==> trial 95: inputs <==
==> flow/design.v <==
`timescale 1ns / 1ps
module cordic_sin_cos
(
    input clk,
    input reset_n,
    input i_call,
    input [31:0] i_data,
    output o_done,
    output [31:0] o_cos,
    output [31:0] o_sin
);
cordic_sin_cos_core u_sin_cos (
    .clk     ( clk ),
    .reset_n ( reset_n ),
    .i_call  ( i_call ),
    .i_data  ( i_data ),
    .o_done  ( o_done ),
    .o_cos   ( o_cos ),
    .o_sin   ( o_sin )
);
endmodule
module cordic_sin_cos_core(
    clk,
    reset_n,
    i_call,
    i_data,
    o_done,
    o_cos,
    o_sin
);
     input clk;
     input reset_n;
	 input i_call; 
	 input signed [31:0] i_data;
	 output o_done;
	 output signed [31:0] o_cos;
	 output signed [31:0] o_sin;	 
	 function [31:0] atan;
	    input [3:0] idx;
	    case( idx )
	       4'd0: atan = 32'd2949120;  4'd1: atan = 32'd1740992;  4'd2: atan = 32'd919872;  4'd3: atan = 32'd466944;
	       4'd4: atan = 32'd234368;   4'd5: atan = 32'd117312;   4'd6: atan = 32'd58688;   4'd7: atan = 32'd29312;
	       4'd8: atan = 32'd14656;    4'd9: atan = 32'd7360;     4'd10: atan = 32'd3648;   4'd11: atan = 32'd1856;
	       4'd12: atan = 32'd896;     4'd13: atan = 32'd448;     4'd14: atan = 32'd256;    default: atan = 32'd128;
	    endcase
	 endfunction
	 reg signed [31:0]x,y,tx,ty,deg,rcos,rsin;
	 reg [7:0]i,seg;
	 reg isdone,isnegcos,isnegsin,isswap;
	 always @ ( posedge clk or negedge reset_n )
	 if( !reset_n )
	 begin
	    { x,y,deg,rcos,rsin } <= { 32'd0,32'd0,32'd0,32'd0,32'd0};
		i <= 8'd0;
		{ isdone,isnegcos,isnegsin,isswap } <= { 1'b0,1'b0,1'b0,1'b0 };
	 end
	 else if( i_call )
	 case( i )       
  	    0:
		begin
		   seg = i_data / 90;
		   if( seg == 0 ) 
		   begin 
		   	  deg <= i_data; 
		   	  isnegcos <= 0; 
		   	  isnegsin <= 0; 
		   	  isswap <= 0; 
		   end
		   else if( seg == 1 ) 
		   begin 
		   	  deg <= i_data - 90; 
		   	  isnegcos <= 1; 
		   	  isnegsin <= 0; 
		   	  isswap <= 1; 
		   end
		   else if( seg == 2 ) 
		   begin 
		   	  deg <= i_data - 180; 
		   	  isnegcos <= 1; 
		   	  isnegsin <= 1; 
		   	  isswap <= 0; 
		   end
		   else if( seg == 3 ) 
		   begin 
		   	  deg <= i_data - 270; 
		   	  isnegcos <= 0; 
		   	  isnegsin <= 1; 
		   	  isswap <= 1;  
		   end 
		   i <= i + 1'b1;
	    end		 
		1:
		begin 
		   x <= 32'd39797; 
		   y <= 32'd0; 
		   deg <= deg << 16; 
		   i <= i + 1'b1; 
		end					 
		2,3,4,5,6,7,8,9,10,11,12,13,14,15,16,17:
		if( deg > 0 )
		begin
		   ty = y >>> i-2;
		   tx = x >>> i-2;
		   x <= x - ty;
		   y <= y + tx;
		   deg <= deg - atan(i-2);
		   i <= i + 1'b1;
		end
		else
		begin
		   ty = y >>> i-2;
		   tx = x >>> i-2;
		   x <= x + ty ;
		   y <= y - tx ;
		   deg <= deg + atan(i-2);
		   i <= i + 1'b1;
		end
		18:
		begin 
		   {rcos,rsin} <= isswap ? { y,x } : { x,y }; 
		   i <= i + 1'b1; 
		end			
		19:
		begin 
		   isdone <= 1'b1; 
		   i <= i + 1'b1; 
		end		
		20:
		begin 
		   isdone <= 1'b0; 
		   i <= 8'd0; 
		end		   
	 endcase
	 assign o_done = isdone;
	 assign o_cos = isnegcos ? -(rcos) : rcos;
	 assign o_sin = isnegsin ? -(rsin) : rsin;
endmodule
==> flow/run.sh <==
#!/bin/bash
# the make line also repeats each setting of config.mk as NAME=value (left out here)
make -C /OpenROAD-flow-scripts/flow DESIGN_CONFIG=/design/flow/config.mk WORK_HOME=/design/flow/orfs CLKGATE_MAP_FILE= finish
==> flow/config.mk <==
export PLATFORM = sky130hd
export DESIGN_NAME = cordic_sin_cos
export DESIGN_NICKNAME = cordic_sin_cos
export VERILOG_FILES = /design/flow/design.v
export SDC_FILE = /design/flow/constraint.sdc
export NUM_CORES = 4
export LEC_CHECK = 0
export ABC_AREA = 1
export CAP_MARGIN = 20
export CORE_MARGIN = 2
export CORE_UTILIZATION = 71
export CTS_CLUSTER_DIAMETER = 369
export CTS_CLUSTER_SIZE = 95
export PLACE_DENSITY = 0.38
export SLEW_MARGIN = 20
==> flow/constraint.sdc <==
create_clock -name core_clock -period 12.8 [get_ports {clk}]
set_input_delay 2.5600 -clock core_clock [delete_from_list [all_inputs] [get_ports {clk}]]
set_output_delay 2.5600 -clock core_clock [all_outputs]
set_load 0.01 [all_outputs]
==> build 25 (differences from trial 95) <==
Settings changed: CAP_MARGIN 20 to 40, CORE_ASPECT_RATIO set to 1.42, CORE_UTILIZATION 71 to 72, CTS_CLUSTER_DIAMETER 369 to not set, CTS_CLUSTER_SIZE 95 to 98, PLACE_DENSITY 0.38 to 0.43, TNS_END_PERCENT set to 10.
==> flow/constraint.sdc (replaced) <==
create_clock -name core_clock -period 16.2 [get_ports {clk}]
set_input_delay 3.2400 -clock core_clock [delete_from_list [all_inputs] [get_ports {clk}]]
set_output_delay 3.2400 -clock core_clock [all_outputs]
set_load 0.01 [all_outputs]
==> build 19 (differences from trial 95) <==
Settings changed: CORE_UTILIZATION 71 to 59, CTS_CLUSTER_DIAMETER 369 to 368, CTS_CLUSTER_SIZE 95 to 98, PLACE_DENSITY 0.38 to 0.37, SETUP_SLACK_MARGIN set to -0.62, TNS_END_PERCENT set to 10.
==> flow/constraint.sdc (replaced) <==
create_clock -name core_clock -period 16.5 [get_ports {clk}]
set_input_delay 3.3000 -clock core_clock [delete_from_list [all_inputs] [get_ports {clk}]]
set_output_delay 3.3000 -clock core_clock [all_outputs]
set_load 0.01 [all_outputs]
==> build 28 (differences from trial 95) <==
Settings changed: CORE_UTILIZATION 71 to 58, CTS_CLUSTER_DIAMETER 369 to 378, CTS_CLUSTER_SIZE 95 to not set, MAX_ROUTING_LAYER set to met4, PLACE_DENSITY 0.38 to not set.
==> flow/constraint.sdc (replaced) <==
create_clock -name core_clock -period 23.3 [get_ports {clk}]
set_input_delay 4.6600 -clock core_clock [delete_from_list [all_inputs] [get_ports {clk}]]
set_output_delay 4.6600 -clock core_clock [all_outputs]
set_load 0.01 [all_outputs]
==> flow_summary.json <==
{
  "core_area_sq_um": 48750,
  "dpl_cell_area_sq_um": 29740,
  "gr-usage-met2_pct": 58.76,
  "num_rows": 81,
  "postCtsSetupRepairBufs": 0,
  "die_h_um": 226.0,
  "dieArea_sq_um": 51080,
  "post-dp-hpwl_mm": 70.94,
  "gr-total-overflow": 0,
  "die_x_um": 226.0,
  "status": "finished clean",
  "place_congestion": 1.065
}
Source of the figures above: build 28

==> flow_summary.json <==
{
  "num_rows": 87,
  "finalSetupViolCount": 35,
  "status": "complete, but fails checks",
  "drv_slew": 2,
  "place_congestion": 1.075,
  "max_cap_violations": 1,
  "setup_slack_ps": -5889,
  "violations": "capacitance limit, slew limit, setup timing"
}
Source of the figures above: build 25

==> flow_summary.json <==
{
  "status": "aborted with a tool error",
  "stop_stage": "5_1_grt",
  "stop_error": "[ERROR GRT-0232] Routing congestion too high. Check the congestion heatmap in the GUI.",
  "dieArea_sq_um": 41890,
  "gr-total-overflow": 1235,
  "die_h_um": 204.7,
  "core_area_sq_um": 39730,
  "die_x_um": 204.7,
  "num_rows": 73
}
Source of the figures above: trial 95

==> flow_summary.json <==
{
  "yosysChipArea_sq_um": 28590,
  "dieArea_sq_um": 50230,
  "num_rows": 80,
  "gr-usage-met2_pct": 62.78,
  "place_congestion": 1.034,
  "core_area_sq_um": 47750,
  "postCtsSetupRepairBufs": 12,
  "finalSetupViolCount": 35,
  "ys_async_sr_fraction_pct": 100.0,
  "violations": "setup timing",
  "gr-total-overflow": 0,
  "status": "complete, but fails checks",
  "die_x_um": 224.1,
  "post-dp-hpwl_mm": 73.15,
  "setup_slack_ps": -3678
}
Source of the figures above: build 19

